==> v36: inputs <==
==> flow/design.v <==
`timescale 1ns / 1ps
module button_debounce (
    input clk,        
    input rst,        
    input button_in,  
    output reg button_out  
);
    parameter integer DEBOUNCE_TIME = 200; 
    reg [19:0] counter;
    reg button_state;
    always @(posedge clk or posedge rst) begin
        if (rst) begin
            counter <= 0;
            button_state <= 0;
            button_out <= 0;
        end else begin
            if (button_in != button_state) begin
                counter <= counter + 1;
                if (counter >= DEBOUNCE_TIME) begin
                    button_state <= button_in;
                    button_out <= button_in;
                    counter <= 0;
                end
            end else begin
                counter <= 0;
            end
        end
    end
endmodule
`timescale 1ns / 1ps
module operatorremainder(
    input [35:0] n,
    output reg is_multiple
);
	parameter DIVISOR = 20000;
	reg [35:0] temp;
	reg [35:0] quotient;
	reg [35:0] remainder;
	integer i;
	always @(*) begin
        temp = n;
        quotient = 0;
        remainder = 0;
        for (i = 35; i >= 0; i = i - 1) begin
            quotient = (quotient << 1) | (temp[i] ? 1'b1 : 1'b0);
            if (quotient >= DIVISOR) begin
                quotient = quotient - DIVISOR;
                remainder = (remainder << 1) | 1'b1;
            end else begin
                remainder = (remainder << 1);
            end
        end
        is_multiple = (quotient == 0);
    end
endmodule
`timescale 1ns / 1ps
module ClockTest(
	input clk,
	input rst,
	input btn,
	output reg [6:0] seg,  
	output reg [3:0] an,
	output reg buttons_pressed, 
	output reg buttons_released 
);
	wire is_divisible;  
   reg [7:0] counter;  
   reg [35:0] cnt;	 
   wire buttons_out;
	reg buttons_out_prev;
   wire [6:0] segments [15:0];  
	reg [3:0] ones;  
   reg [3:0] tens;  
	reg [3:0] s_ones;  
	reg [3:0] s_tens;  
   reg [6:0] refresh_counter;  
   reg refresh_flag;	 
   reg [7:0] clk_display;  
      assign segments[0] = 7'b1000000;   
      assign segments[1] = 7'b1111001;   
      assign segments[2] = 7'b0100100;   
      assign segments[3] = 7'b0110000;   
      assign segments[4] = 7'b0011001;   
      assign segments[5] = 7'b0010010;   
      assign segments[6] = 7'b0000010;   
      assign segments[7] = 7'b1111000;   
      assign segments[8] = 7'b0000000;   
      assign segments[9] = 7'b0010000;   
      assign segments[10] = 7'b0001000;  
      assign segments[11] = 7'b0000011;  
      assign segments[12] = 7'b1000110;  
      assign segments[13] = 7'b0100001;  
      assign segments[14] = 7'b0000110;  
      assign segments[15] = 7'b0001110;  
   button_debounce debounce (
		.clk(clk),
		.rst(rst),
		.button_in(btn),
		.button_out(buttons_out)
   );
   operatorremainder remainder (
        .n(cnt),
        .is_multiple(is_divisible)
    );
   always @ (posedge clk or posedge rst) begin
      if (rst) begin  
         cnt <= 0;
         counter <= 0;
			ones <= 0;
			tens <= 0;
			s_ones <= 0;
			s_tens <= 0;
			clk_display <= 0;
			buttons_out_prev <= 0;
			buttons_pressed <= 0;
			buttons_released <= 0;
      end else begin
			if(cnt == 1_200_000 -1) begin 
				cnt <= 0;
				ones <= 0;
				tens <= 0;
				s_ones <= 0;
				s_tens <= 0;
				clk_display <= 0;
			end else begin
			if (is_divisible) begin 
				if(clk_display == 60) begin
					s_ones <= 0;
					s_tens <= 0;
				end else begin
					clk_display <= clk_display+1;
					if(s_ones == 9) begin
						s_ones <= 0;
						s_tens <= s_tens + 1;
					end else begin
						s_ones <= s_ones + 1;
					end
				end
			end
			buttons_out_prev <= buttons_out;
			buttons_pressed <= (buttons_out & ~buttons_out_prev);	  
			buttons_released <= (~buttons_out & buttons_out_prev);  
			if (buttons_pressed) begin
				if (ones == 9) begin
					ones <= 0;
					if (tens == 9) begin
						tens <= 0;
					end else begin
						tens <= tens + 1;
					end
				end else begin
				ones <= ones + 1;
				end
			end
			cnt <= cnt + 1;
         end   
      end
   end
	always @(posedge clk or posedge rst) begin
		if (rst) begin
			refresh_counter <= 0;
			refresh_flag <= 0;
		end else begin
		refresh_counter <= refresh_counter + 1;
		if (refresh_counter == 250) begin   
			refresh_counter <= 0;
			refresh_flag <= ~refresh_flag;
		end
		end
	end
	always @(posedge clk or posedge rst) begin
		if (rst) begin
			seg <= 7'b1111111;
			an <= 4'b1111;
		end else
		case (refresh_counter[6:5])
			2'b00: begin
				seg <= segments[ones];
				an <= 4'b1110; 
			end
			2'b01: begin
				seg <= segments[tens];
				an <= 4'b1101; 
			end
				2'b10: begin
				seg <= segments[s_ones];
				an <= 4'b1011; 
			end
				2'b11: begin
				seg <= segments[s_tens];
				an <= 4'b0111; 
			end
		endcase
end
endmodule
==> flow/run.sh <==
#!/bin/bash
# the make line also repeats each setting of config.mk as NAME=value (left out here)
make -C /OpenROAD-flow-scripts/flow DESIGN_CONFIG=/design/flow/config.mk WORK_HOME=/design/flow/orfs CLKGATE_MAP_FILE= finish
==> flow/config.mk <==
export PLATFORM = sky130hd
export DESIGN_NAME = ClockTest
export DESIGN_NICKNAME = ClockTest
export VERILOG_FILES = /design/flow/design.v
export SDC_FILE = /design/flow/constraint.sdc
export NUM_CORES = 4
export LEC_CHECK = 0
export ABC_AREA = 1
export CAP_MARGIN = 20
export CORE_ASPECT_RATIO = 0.77
export CORE_MARGIN = 2
export CORE_UTILIZATION = 72
export CTS_CLUSTER_SIZE = 79
export HOLD_SLACK_MARGIN = -0.08
export MAX_ROUTING_LAYER = met4
export PLACE_DENSITY_LB_ADDON = 0.01
export SETUP_SLACK_MARGIN = 3.57
export SLEW_MARGIN = 20
==> flow/constraint.sdc <==
create_clock -name core_clock -period 25.6 [get_ports {clk}]
set_input_delay 5.1200 -clock core_clock [delete_from_list [all_inputs] [get_ports {clk}]]
set_output_delay 5.1200 -clock core_clock [all_outputs]
set_load 0.01 [all_outputs]
==> inputs of v6, as changes to v36 <==
==> flow/config.mk (replaced) <==
export PLATFORM = sky130hd
export DESIGN_NAME = ClockTest
export DESIGN_NICKNAME = ClockTest
export VERILOG_FILES = /design/flow/design.v
export SDC_FILE = /design/flow/constraint.sdc
export NUM_CORES = 4
export LEC_CHECK = 0
export CAP_MARGIN = 20
export CORE_MARGIN = 2
export CORE_UTILIZATION = 8
export SLEW_MARGIN = 20
==> flow/constraint.sdc (replaced) <==
create_clock -name core_clock -period 65.0 [get_ports {clk}]
set_input_delay 13.0000 -clock core_clock [delete_from_list [all_inputs] [get_ports {clk}]]
set_output_delay 13.0000 -clock core_clock [all_outputs]
set_load 0.01 [all_outputs]
==> results_slide.txt <==
Flow Results at a Glance

GRT
  • Total track usage: between 90% and 100%

Outcome
  • Status: did not finish
  • Stop err: [ERROR GRT-0232] Routing congestion too high. Check the congestion heatmap in the GUI.
  • Failed at: global routing (5_1_grt)

Synth
  • Yosys stat area: around 0.035 mm^2
# the run above: v36

==> results_slide.txt <==
Physical Implementation Snapshot

Outcome
  • Status: complete, no violations

Synth
  • Yosys stat area: approximately 0.03 mm^2
  • Asr flop ratio synth: roughly 100%
  • Register bit total from synthesis: between 100 and 150

Floorplanning
  • Core ar.: 0.3753 mm^2

Placed design
  • DP HPWL: between 80 and 90 mm
# the run above: v6

